==> flow/design.v <==
module AMBA_APB(
  input logic pclk,
  input logic prst_n,
  input logic [4:0] paddr,
  input logic pselx,
  input logic penable,
  input logic pwrite,
  input logic [31:0] pwdata,
  output logic pready,
  output logic [31:0] prdata
);
  reg [31:0] mem[31:0];
  typedef enum {
    IDLE    = 0,
    SETUP   = 1,
    ACCESS  = 2,
    XXX     = 3
  } state_e;
  state_e state, next;
  always_ff @(posedge pclk or negedge prst_n)
    if (!prst_n)  state <= IDLE;
    else          state <= next;
  always_comb begin
    next = XXX;
    case (state)
      IDLE: begin
        if (pselx & !penable) next = SETUP;
        else                  next = IDLE;
      end
      SETUP: begin
        if (penable & pselx)  next = ACCESS;
      end
      ACCESS: begin
        if (pready)           next = IDLE;
        else                  next = ACCESS;
      end
      default: begin
        next = IDLE;
      end
    endcase
  end
  always_ff @(posedge pclk or negedge prst_n) begin
    if (!prst_n) begin
      pready <= 0;
      prdata <= 0;
    end
    else begin
      if (next == ACCESS) begin
        if (pwrite) begin
          mem[paddr] <= pwrite ? pwdata : mem[paddr];
        end
        else begin
          prdata     <= mem[paddr];
        end
        pready       <= 1;
      end
      else begin
        pready       <= 0;
      end
    end
  end
endmodule
clock: 2.18 ns
lec_check: 0
abc_area: 0
cap_margin: 20
cell_pad_in_sites_detail_placement: 2
cell_pad_in_sites_global_placement: 1
core_aspect_ratio: 1.65
core_margin: 6
core_utilization: 64
cts_cluster_size: 82
gpl_routability_driven: 0
gpl_timing_driven: 0
hold_slack_margin: 0.12
max_routing_layer: met4
min_routing_layer: met2
place_density: 0.67
setup_slack_margin: -0.2
slew_margin: 20
tns_end_percent: 10
run.sh (not shown) runs the stock make flow with config.mk's settings and CLKGATE_MAP_FILE=.
The baseline ended with an error in detailed placement (3_5_place_dp).
Then changed:
Settings changed: ABC_AREA 0 to not set, CELL_PAD_IN_SITES_DETAIL_PLACEMENT 2 to not set, CELL_PAD_IN_SITES_GLOBAL_PLACEMENT 1 to not set, CORE_ASPECT_RATIO 1.65 to not set, CORE_MARGIN 6 to 2, CORE_UTILIZATION 64 to 9, CTS_CLUSTER_SIZE 82 to not set, GPL_ROUTABILITY_DRIVEN 0 to not set, GPL_TIMING_DRIVEN 0 to not set, HOLD_SLACK_MARGIN 0.12 to not set, MAX_ROUTING_LAYER met4 to not set, MIN_ROUTING_LAYER met2 to not set, PLACE_DENSITY 0.67 to 0.6, SETUP_SLACK_MARGIN -0.2 to not set, TNS_END_PERCENT 10 to not set.
Clock period 2.18 ns to 5.06 ns, I/O delays scaled along.
What happened: This time the run finished clean. Die area grows to 6.5 times its value. Synthesized cell count does not change. Area after synthesis stays the same.
Then changed:
Settings changed: CORE_UTILIZATION 9 to 40.
Clock period 5.06 ns to 5.0 ns, I/O delays scaled along.
Effect:
- The changed run completed with no timing, DRC or antenna violations
- first-iteration DRC count shrinks by 2.3%
- synthesized cell count does not change
- routed wire length shrinks by 7.8%
- final cell count shrinks by 54%
- clock power grows by 6.2%
- worst hold slack degrades by 0.017 ns
- register-to-register slack improves by 0.02 ns
- cell area shrinks by 10%
- synthesized area stays the same
- global-route usage grows by 20 points
Then changed:
Settings changed: CAP_MARGIN 20 to 30, CELL_PAD_IN_SITES_DETAIL_PLACEMENT set to 2, CELL_PAD_IN_SITES_GLOBAL_PLACEMENT set to 2, CORE_ASPECT_RATIO set to 0.61, CORE_MARGIN 2 to 10, CORE_UTILIZATION 40 to 36, GPL_ROUTABILITY_DRIVEN set to 0, GPL_TIMING_DRIVEN set to 0, HOLD_SLACK_MARGIN set to 0.09, MAX_ROUTING_LAYER set to met4, MIN_ROUTING_LAYER set to met1, PLACE_DENSITY 0.6 to 0.73, SLEW_MARGIN 20 to 30, TNS_END_PERCENT set to 100.
After rerunning: The changed run completed with no timing, DRC or antenna violations; wire length climbs by 38%; final cell count climbs by 9.1%; register-to-register slack degrades by 1.0 ns; sequential power is about the same; total power climbs by 2.8%; fmax drops by 21%; final area climbs by 3.3%; synthesized cell count stays the same; first-iteration DRC count climbs by 41%; critical path depth climbs by 6; non-clock buffer count climbs by 195.
Then changed:
Settings changed: ABC_AREA set to 1, CAP_MARGIN 30 to 0, CELL_PAD_IN_SITES_DETAIL_PLACEMENT 2 to not set, CELL_PAD_IN_SITES_GLOBAL_PLACEMENT 2 to not set, CORE_ASPECT_RATIO 0.61 to not set, CORE_MARGIN 10 to 2, CORE_UTILIZATION 36 to 72, CTS_CLUSTER_DIAMETER set to 172, CTS_CLUSTER_SIZE set to 10, GPL_ROUTABILITY_DRIVEN 0 to not set, GPL_TIMING_DRIVEN 0 to not set, HOLD_SLACK_MARGIN 0.09 to not set, MAX_ROUTING_LAYER met4 to not set, MIN_ROUTING_LAYER met1 to not set, PLACE_DENSITY 0.73 to 0.6, SETUP_SLACK_MARGIN set to 0.52, SLEW_MARGIN 30 to 20, TNS_END_PERCENT 100 to not set.
Clock period 5.0 ns to 2.23 ns, I/O delays scaled along.
The new run produced a layout that fails on setup timing.
Setup slack degrades by 0.72 ns.
Count of clock-buffer cells in the layout goes up by 52.
Design area came out higher by roughly a tenth.
Routed wire length came out lower by about a fifth.
Worst hold slack got worse by 0.11 ns.
Critical path depth shrinks by 3.
Clock power climbs by well over a third.
Via count rose by about a fifth.
Then changed:
Settings changed: ABC_AREA 1 to 0, CAP_MARGIN 0 to 40, CELL_PAD_IN_SITES_DETAIL_PLACEMENT set to 0, CELL_PAD_IN_SITES_GLOBAL_PLACEMENT set to 1, CORE_ASPECT_RATIO set to 1.72, CORE_UTILIZATION 72 to 70, CTS_CLUSTER_DIAMETER 172 to not set, CTS_CLUSTER_SIZE 10 to not set, GPL_ROUTABILITY_DRIVEN set to 1, MIN_ROUTING_LAYER set to met1, PLACE_DENSITY 0.6 to not set, SETUP_SLACK_MARGIN 0.52 to not set, TNS_END_PERCENT set to 40.
Clock period 2.23 ns to 1.95 ns, I/O delays scaled along.
What happened: The new run finished but fails on setup timing; synthesized area came out lower by about 7%; die size came out lower by 4.2%; setup slack is worse by 0.56 ns; hold slack is better by 0.30 ns; non-clock buffer count came out higher by 131; global-route usage came out higher by 7.6 points; synthesized cell count came out lower by 35%; total power came out higher by about 14%; final cell count came out lower by about 22%; wire length came out higher by about 16%; flip-flop count is unchanged.
Power and IR drop assume default switching activity.
